Setup of fjord:
Design SevenSegmentALU, start of the top module:
module SevenSegmentALU(
    input clk, 
    input reset,
    input onesBtn, 
    input tensBtn, 
    input hundredsBtn, 
    input sign, 
    input enter, 
    output [6:0] seg,
    output [3:0] anode 
);
Settings: LEC_CHECK=0, ABC_AREA=1, CAP_MARGIN=20, CORE_ASPECT_RATIO=0.5, CORE_MARGIN=2, CORE_UTILIZATION=15, CTS_CLUSTER_DIAMETER=373, CTS_CLUSTER_SIZE=99, HOLD_SLACK_MARGIN=-0.1, PLACE_DENSITY=0.88, SLEW_MARGIN=30, TNS_END_PERCENT=35; clock period 10.0 ns.
run.sh (not shown) runs the stock make flow with config.mk's settings and CLKGATE_MAP_FILE=.
Here is what was changed in the inputs of delta compared with fjord.
-- flow/config.mk --
<<< fjord, line 10
export CORE_ASPECT_RATIO = 0.5
export CORE_MARGIN = 2
export CORE_UTILIZATION = 15
export CTS_CLUSTER_DIAMETER = 373
export CTS_CLUSTER_SIZE = 99
>>> delta, line 10
export CORE_ASPECT_RATIO = 0.5
export CORE_MARGIN = 2
export CORE_UTILIZATION = 31
export CTS_CLUSTER_DIAMETER = 373
export CTS_CLUSTER_SIZE = 99
--- outcome ---
Clock slew seen by the registers of the worst setup and hold paths essentially unchanged between delta and fjord.
Via count: delta > fjord
Taking fjord as the reference, in delta count of TritonRoute iterations in the first routing pass climbed 1, final worst-path setup slack shows an increase of 0.039 ns, final setup skew was more or less identical.
Per the comparison of delta with fjord, final RePlAce weighted congestion now sits lower; relative contribution of the clock network to total power now sits lower; average routed wire per standard cell now sits higher.
The instance area after placement in delta sits 550 um2 below the value recorded for fjord.
delta gives less ratio of final minimum period to clock period than fjord did.
delta can be clocked faster than fjord.
Input changes introduced in indigo (baseline for comparison: delta):
==> flow/config.mk <==
export PLATFORM = sky130hd
export DESIGN_NAME = SevenSegmentALU
export DESIGN_NICKNAME = SevenSegmentALU
export VERILOG_FILES = /design/flow/design.v
export SDC_FILE = /design/flow/constraint.sdc
export NUM_CORES = 4
export LEC_CHECK = 0
export ABC_AREA = 1
export CAP_MARGIN = 30
export CELL_PAD_IN_SITES_GLOBAL_PLACEMENT = 3
export CORE_MARGIN = 4
export CORE_UTILIZATION = 40
export CTS_CLUSTER_SIZE = 43
export GPL_ROUTABILITY_DRIVEN = 0
export GPL_TIMING_DRIVEN = 1
export HOLD_SLACK_MARGIN = 0.21
export MIN_ROUTING_LAYER = met2
export SLEW_MARGIN = 35
export TNS_END_PERCENT = 35
[summary]
Of delta and indigo, only delta finishes the flow clean.
Sort indigo and delta by path length in cells of the critical path asc -> top: indigo
Non-clock buffer count (lower): delta
Taking delta as the reference, in indigo total die size moved down, worst hold margin level, count of clock-buffer cells in the layout moved up, core utilization moved up.
Modified inputs, pepper compared to indigo
==> flow/config.mk <==
export PLATFORM = sky130hd
export DESIGN_NAME = SevenSegmentALU
export DESIGN_NICKNAME = SevenSegmentALU
export VERILOG_FILES = /design/flow/design.v
export SDC_FILE = /design/flow/constraint.sdc
export NUM_CORES = 4
export LEC_CHECK = 0
export ABC_AREA = 1
export CAP_MARGIN = 30
export CELL_PAD_IN_SITES_DETAIL_PLACEMENT = 2
export CELL_PAD_IN_SITES_GLOBAL_PLACEMENT = 2
export CORE_MARGIN = 7
export CORE_UTILIZATION = 40
export CTS_CLUSTER_SIZE = 43
export GPL_ROUTABILITY_DRIVEN = 1
export GPL_TIMING_DRIVEN = 0
export HOLD_SLACK_MARGIN = 0.28
export MIN_ROUTING_LAYER = met2
export SETUP_SLACK_MARGIN = 0.7
export SLEW_MARGIN = 35
export TNS_END_PERCENT = 35
--- outcome ---
pepper reached the end of the flow, and the finished layout is clean on the timing, design-rule and antenna checks.
pepper against indigo: number of maximum-capacitance constraint violations now sits at about the same level; total global routing track utilization now sits higher.
In the flow results for indigo and pepper, the global-route wire length before repair is larger on pepper.
Of indigo and pepper, the run reporting the higher highest clock rate was indigo.
## Diff of input files: sierra against pepper
==> flow/config.mk <==
export PLATFORM = sky130hd
export DESIGN_NAME = SevenSegmentALU
export DESIGN_NICKNAME = SevenSegmentALU
export VERILOG_FILES = /design/flow/design.v
export SDC_FILE = /design/flow/constraint.sdc
export NUM_CORES = 4
export LEC_CHECK = 0
export ABC_AREA = 1
export CAP_MARGIN = 20
export CELL_PAD_IN_SITES_GLOBAL_PLACEMENT = 1
export CORE_MARGIN = 2
export CORE_UTILIZATION = 71
export CTS_CLUSTER_DIAMETER = 237
export HOLD_SLACK_MARGIN = -0.08
export SLEW_MARGIN = 20
export TNS_END_PERCENT = 65
[summary]
sierra: it failed with a tool error in global placement without I/O (3_1_place_gp_skip_io), so there are no final results.
Changes observed in sierra relative to pepper: synthesized area flat, xor and xnor fraction of the mapped netlist area was more or less identical, number of standard-cell rows in the floorplan shows a reduction of 25%.
NOTE: starting density of the core in sierra exceeds that of pepper
Going from pepper to sierra, the total core area was found to have gone down by 44%.
The async set or reset register ratio after synthesis of pepper and that of sierra are within noise of each other.
The following lists how ember was set up differently from sierra:
==> flow/config.mk <==
export PLATFORM = sky130hd
export DESIGN_NAME = SevenSegmentALU
export DESIGN_NICKNAME = SevenSegmentALU
export VERILOG_FILES = /design/flow/design.v
export SDC_FILE = /design/flow/constraint.sdc
export NUM_CORES = 4
export LEC_CHECK = 0
export CAP_MARGIN = 20
export CELL_PAD_IN_SITES_GLOBAL_PLACEMENT = 3
export CORE_MARGIN = 4
export CORE_UTILIZATION = 40
export GPL_ROUTABILITY_DRIVEN = 0
export GPL_TIMING_DRIVEN = 0
export HOLD_SLACK_MARGIN = 0.17
export SLEW_MARGIN = 35
export TNS_END_PERCENT = 35
Taking sierra over ember, the die boundary width ratio works out to 0.74.
Compared to sierra, ember has sequential share of the synthesized area 0.42 points higher.
ember closes out successfully: all stages finished, all timing, DRC and antenna checks passed.
In the tables for ember and sierra, share of the synthesized netlist area taken by xor and xnor gates reads higher with ember.
Sort ember and sierra by chip area from the yosys synthesis statistics, ascending, and ember comes first.
ember against sierra; yosys cell count is down by more than 10%.
sierra -> ember: adder-cell share of the synthesized area flat
ember gives less net count entering floorplan than sierra did.
Looking at post-synthesis area per instance, ember sits about 15% above sierra.
Compared to sierra, ember was floorplanned on a bigger die.
Count of unique library cells instantiated by Yosys, ember and sierra: larger value in ember
No activity file was given, so power comes from the tool's default toggle rates.
